Setup of run a:
// bicubic
module bicubic(clk, rst, act, in, out_0, out_1, out_2, out_3);
Size in the first run: ~4400 cells after synthesis, ~43 I/O pins.
clock: 11.9 ns
lec_check: 0
cap_margin: 20
cell_pad_in_sites_detail_placement: 1
cell_pad_in_sites_global_placement: 2
core_aspect_ratio: 0.72
core_margin: 2
core_utilization: 40
cts_cluster_size: 80
max_routing_layer: met4
setup_slack_margin: 3.26
slew_margin: 20
tns_end_percent: 15
run.sh (not shown) runs the stock make flow with config.mk's settings and CLKGATE_MAP_FILE=.
Run a went all the way through synthesis, placement and routing and the layout is clean on timing, DRC and antenna.
Setup changes, run a to run b
# run a
export LEC_CHECK = 0
export CAP_MARGIN = 20
export CELL_PAD_IN_SITES_DETAIL_PLACEMENT = 1
export CELL_PAD_IN_SITES_GLOBAL_PLACEMENT = 2
export CORE_ASPECT_RATIO = 0.72
export CORE_MARGIN = 2
export CORE_UTILIZATION = 40
export CTS_CLUSTER_SIZE = 80
export MAX_ROUTING_LAYER = met4
export SETUP_SLACK_MARGIN = 3.26
export SLEW_MARGIN = 20
export TNS_END_PERCENT = 15
create_clock -name core_clock -period 11.9 [get_ports {clk}]
# run b
export LEC_CHECK = 0
export CAP_MARGIN = 10
export CORE_MARGIN = 2
export CORE_UTILIZATION = 72
export SLEW_MARGIN = 20
create_clock -name core_clock -period 5.24 [get_ports {clk}]
### Flow results
- Ran to the end and failed final checks on setup timing: run b.
- In summary, run a completed successfully, with a layout that passed the timing, design-rule and antenna checks.
- Comparing run b and run a, count of buffers added by post-CTS timing repair for setup is lower on run a.
- Design area ended up 10% higher on run b than on run a.
- Highest net fanout along the worst path in run b is 30 lower than in run a


Starting RTL as in the previous note.
## bicubic
module bicubic(clk, rst, act, in, out_0, out_1, out_2, out_3);
make LEC_CHECK=0 ABC_AREA=1 CAP_MARGIN=20 CELL_PAD_IN_SITES_DETAIL_PLACEMENT=0 CELL_PAD_IN_SITES_GLOBAL_PLACEMENT=0 CORE_ASPECT_RATIO=0.72 CORE_MARGIN=2 CORE_UTILIZATION=72 CTS_CLUSTER_SIZE=80 MAX_ROUTING_LAYER=met4 PLACE_DENSITY_LB_ADDON=0.02 SETUP_SLACK_MARGIN=-0.05 SLEW_MARGIN=20 TNS_END_PERCENT=15 finish   # period 5.19 ns
The baseline completed, yet does not pass: setup timing.
Next try:
GPL_ROUTABILITY_DRIVEN = 0   (was unset)
TNS_END_PERCENT = 80   (was 15)
clock period = 4.94 ns   (was 5.19 ns; I/O delays follow)
After rerunning: The new run finished but failed the layout checks on setup timing; utilization came out higher by 3.6 points; sequential cell count is unchanged; final area is higher by 4.3%; clock-buffer cell count goes up by 10; setup slack gets worse by 0.039 ns; hold slack loses 0.0038 ns.
Next try:
CELL_PAD_IN_SITES_DETAIL_PLACEMENT = unset   (was 0)
CELL_PAD_IN_SITES_GLOBAL_PLACEMENT = unset   (was 0)
CORE_ASPECT_RATIO = unset   (was 0.72)
CTS_CLUSTER_DIAMETER = 395   (was unset)
CTS_CLUSTER_SIZE = unset   (was 80)
GPL_ROUTABILITY_DRIVEN = unset   (was 0)
MAX_ROUTING_LAYER = unset   (was met4)
PLACE_DENSITY_LB_ADDON = unset   (was 0.02)
SETUP_SLACK_MARGIN = unset   (was -0.05)
TNS_END_PERCENT = unset   (was 80)
clock period = 2.58 ns   (was 4.94 ns; I/O delays follow)
The changed run did not get past 4_1_cts with DPL-0038; synthesized cell count does not change; area after synthesis is unchanged; die size is about the same.
Next try:
ABC_AREA = unset   (was 1)
CAP_MARGIN = 10   (was 20)
CTS_CLUSTER_DIAMETER = unset   (was 395)
clock period = 5.31 ns   (was 2.58 ns; I/O delays follow)
Result:
- The changed run ran to the end with violations: setup timing
- synthesized area is lower by 4.1%
- die area is lower by 4.0%
- synthesized cell count is lower by 17%
Next try:
ABC_AREA = 1   (was unset)
CTS_CLUSTER_SIZE = 74   (was unset)
PLACE_DENSITY = 0.64   (was unset)
SETUP_SLACK_MARGIN = -0.42   (was unset)
clock period = 4.26 ns   (was 5.31 ns; I/O delays follow)
What happened: Now the flow aborted during 5_1_grt. Die area climbs by about 4%. Synthesized cell count climbs by about 20%. Synthesized area climbs by about 4%.
Next try:
ABC_AREA = unset   (was 1)
CAP_MARGIN = 20   (was 10)
CORE_UTILIZATION = 40   (was 72)
CTS_CLUSTER_SIZE = unset   (was 74)
PLACE_DENSITY = unset   (was 0.64)
SETUP_SLACK_MARGIN = unset   (was -0.42)
clock period = 7.29 ns   (was 4.26 ns; I/O delays follow)
=> Now the flow went through all stages and came out clean. Die area climbs by well over a third. Synthesized area shrinks by a few percent. Synthesized cell count is lower by about a fifth.


Starting RTL as in the previous note.
export LEC_CHECK = 0
export CAP_MARGIN = 20
export CELL_PAD_IN_SITES_DETAIL_PLACEMENT = 0
export CELL_PAD_IN_SITES_GLOBAL_PLACEMENT = 0
export CORE_ASPECT_RATIO = 0.72
export CORE_MARGIN = 2
export CORE_UTILIZATION = 72
export CTS_CLUSTER_SIZE = 80
export MAX_ROUTING_LAYER = met4
export PLACE_DENSITY_LB_ADDON = 0.0
export SETUP_SLACK_MARGIN = 1.92
export SLEW_MARGIN = 20
export TNS_END_PERCENT = 15
create_clock -name core_clock -period 6.55 [get_ports {clk}]
Change:
--- a/flow/config.mk
+++ b/flow/config.mk
@@ -16,4 +16,4 @@
 export PLACE_DENSITY_LB_ADDON = 0.0
-export SETUP_SLACK_MARGIN = 1.92
+export SETUP_SLACK_MARGIN = 1.34
 export SLEW_MARGIN = 20
-export TNS_END_PERCENT = 15
+export TNS_END_PERCENT = 65
==> flow/constraint.sdc (replaced) <==
create_clock -name core_clock -period 4.56 [get_ports {clk}]
set_input_delay 0.9120 -clock core_clock [delete_from_list [all_inputs] [get_ports {clk}]]
set_output_delay 0.9120 -clock core_clock [all_outputs]
set_load 0.01 [all_outputs]
What happened: The new run never finished: it broke off in global routing (5_1_grt), error ODB-0269. Area after synthesis does not change. Synthesized cell count stays the same. Die size is unchanged.


bicubic again, from the RTL that the note above started with.
make LEC_CHECK=0 ABC_AREA=1 CAP_MARGIN=10 CORE_MARGIN=2 CORE_UTILIZATION=72 CTS_CLUSTER_DIAMETER=223 CTS_CLUSTER_SIZE=74 HOLD_SLACK_MARGIN=0.3 SETUP_SLACK_MARGIN=-0.31 SLEW_MARGIN=20 finish   # period 4.26 ns
The starting point died in global routing (5_1_grt).
Next try:
ABC_AREA = unset   (was 1)
CAP_MARGIN = 20   (was 10)
CORE_UTILIZATION = 40   (was 72)
CTS_CLUSTER_DIAMETER = unset   (was 223)
CTS_CLUSTER_SIZE = unset   (was 74)
HOLD_SLACK_MARGIN = unset   (was 0.3)
SETUP_SLACK_MARGIN = unset   (was -0.31)
clock period = 10.0 ns   (was 4.26 ns; I/O delays follow)
Effect: Now the flow completed with no timing, DRC or antenna violations. Die size rises by 71%. Area after synthesis falls by 4.1%. Synthesized cell count is lower by 17%.
Next try:
CAP_MARGIN = 10   (was 20)
CELL_PAD_IN_SITES_DETAIL_PLACEMENT = 1   (was unset)
CELL_PAD_IN_SITES_GLOBAL_PLACEMENT = 2   (was unset)
CORE_ASPECT_RATIO = 1.27   (was unset)
CORE_UTILIZATION = 59   (was 40)
GPL_ROUTABILITY_DRIVEN = 0   (was unset)
MAX_ROUTING_LAYER = met5   (was unset)
=> The new run finished with timing, DRC and antenna clean; design area falls slightly; count of clock-buffer cells in the layout rises by 5; area after synthesis does not change; synthesized cell count is unchanged.
Next try:
CAP_MARGIN = 20   (was 10)
CELL_PAD_IN_SITES_DETAIL_PLACEMENT = unset   (was 1)
CELL_PAD_IN_SITES_GLOBAL_PLACEMENT = 1   (was 2)
CORE_ASPECT_RATIO = unset   (was 1.27)
CORE_UTILIZATION = 40   (was 59)
CTS_CLUSTER_SIZE = 28   (was unset)
GPL_ROUTABILITY_DRIVEN = unset   (was 0)
MAX_ROUTING_LAYER = unset   (was met5)
Result: Synthesized cell count stays the same; core utilization went down by 20 points; global-route usage decreases by 13 points.


Starting RTL as in the previous note.
Settings: LEC_CHECK=0, ABC_AREA=1, CAP_MARGIN=20, CORE_MARGIN=2, CORE_UTILIZATION=72, CTS_CLUSTER_DIAMETER=395, CTS_CLUSTER_SIZE=94, SETUP_SLACK_MARGIN=0.75, SLEW_MARGIN=20, TNS_END_PERCENT=5; clock period 2.58 ns.
The first run never finished: it broke off in 5_1_grt on GRT-0116.
Then changed:
--- a/flow/config.mk
+++ b/flow/config.mk
@@ -11,5 +11,4 @@
 export CORE_UTILIZATION = 72
-export CTS_CLUSTER_DIAMETER = 395
-export CTS_CLUSTER_SIZE = 94
-export SETUP_SLACK_MARGIN = 0.75
+export PLACE_DENSITY = 0.38
+export SETUP_SLACK_MARGIN = 0.98
 export SLEW_MARGIN = 20
==> flow/constraint.sdc (replaced) <==
create_clock -name core_clock -period 5.28 [get_ports {clk}]
set_input_delay 1.0560 -clock core_clock [delete_from_list [all_inputs] [get_ports {clk}]]
set_output_delay 1.0560 -clock core_clock [all_outputs]
set_load 0.01 [all_outputs]
Outcome: Now the flow went through all stages and came out clean; die size does not change; area after synthesis does not change; synthesized cell count does not change.
Then changed:
--- a/flow/config.mk
+++ b/flow/config.mk
@@ -11,2 +11,3 @@
 export CORE_UTILIZATION = 72
+export CTS_CLUSTER_SIZE = 10
 export PLACE_DENSITY = 0.38
==> flow/constraint.sdc (replaced) <==
create_clock -name core_clock -period 4.21 [get_ports {clk}]
set_input_delay 0.8420 -clock core_clock [delete_from_list [all_inputs] [get_ports {clk}]]
set_output_delay 0.8420 -clock core_clock [all_outputs]
set_load 0.01 [all_outputs]
Now the flow died in 5_1_grt.
Synthesized area does not change.
Die area stays the same.
Synthesized cell count is unchanged.
Then changed:
--- a/flow/config.mk
+++ b/flow/config.mk
@@ -11,5 +11,6 @@
 export CORE_UTILIZATION = 72
+export CTS_CLUSTER_DIAMETER = 395
 export CTS_CLUSTER_SIZE = 10
-export PLACE_DENSITY = 0.38
-export SETUP_SLACK_MARGIN = 0.98
+export PLACE_DENSITY = 0.41
+export SETUP_SLACK_MARGIN = 0.75
 export SLEW_MARGIN = 20
==> flow/constraint.sdc (replaced) <==
create_clock -name core_clock -period 2.58 [get_ports {clk}]
set_input_delay 0.5160 -clock core_clock [delete_from_list [all_inputs] [get_ports {clk}]]
set_output_delay 0.5160 -clock core_clock [all_outputs]
set_load 0.01 [all_outputs]
- The new run ended with an error in 4_1_cts on DPL-0033
- area after synthesis is unchanged
- synthesized cell count is unchanged
- die size does not change
Then changed:
==> flow/config.mk (replaced) <==
export PLATFORM = sky130hd
export DESIGN_NAME = bicubic
export DESIGN_NICKNAME = bicubic
export VERILOG_FILES = /design/flow/design.v
export SDC_FILE = /design/flow/constraint.sdc
export NUM_CORES = 4
export LEC_CHECK = 0
export CAP_MARGIN = 20
export CORE_MARGIN = 2
export CORE_UTILIZATION = 40
export SLEW_MARGIN = 20
==> flow/constraint.sdc (replaced) <==
create_clock -name core_clock -period 5.4 [get_ports {clk}]
set_input_delay 1.0800 -clock core_clock [delete_from_list [all_inputs] [get_ports {clk}]]
set_output_delay 1.0800 -clock core_clock [all_outputs]
set_load 0.01 [all_outputs]
The changed run completed and failed the layout checks on setup timing; die area goes up by 71%; area after synthesis goes down by 4.1%; synthesized cell count goes down by 17%.
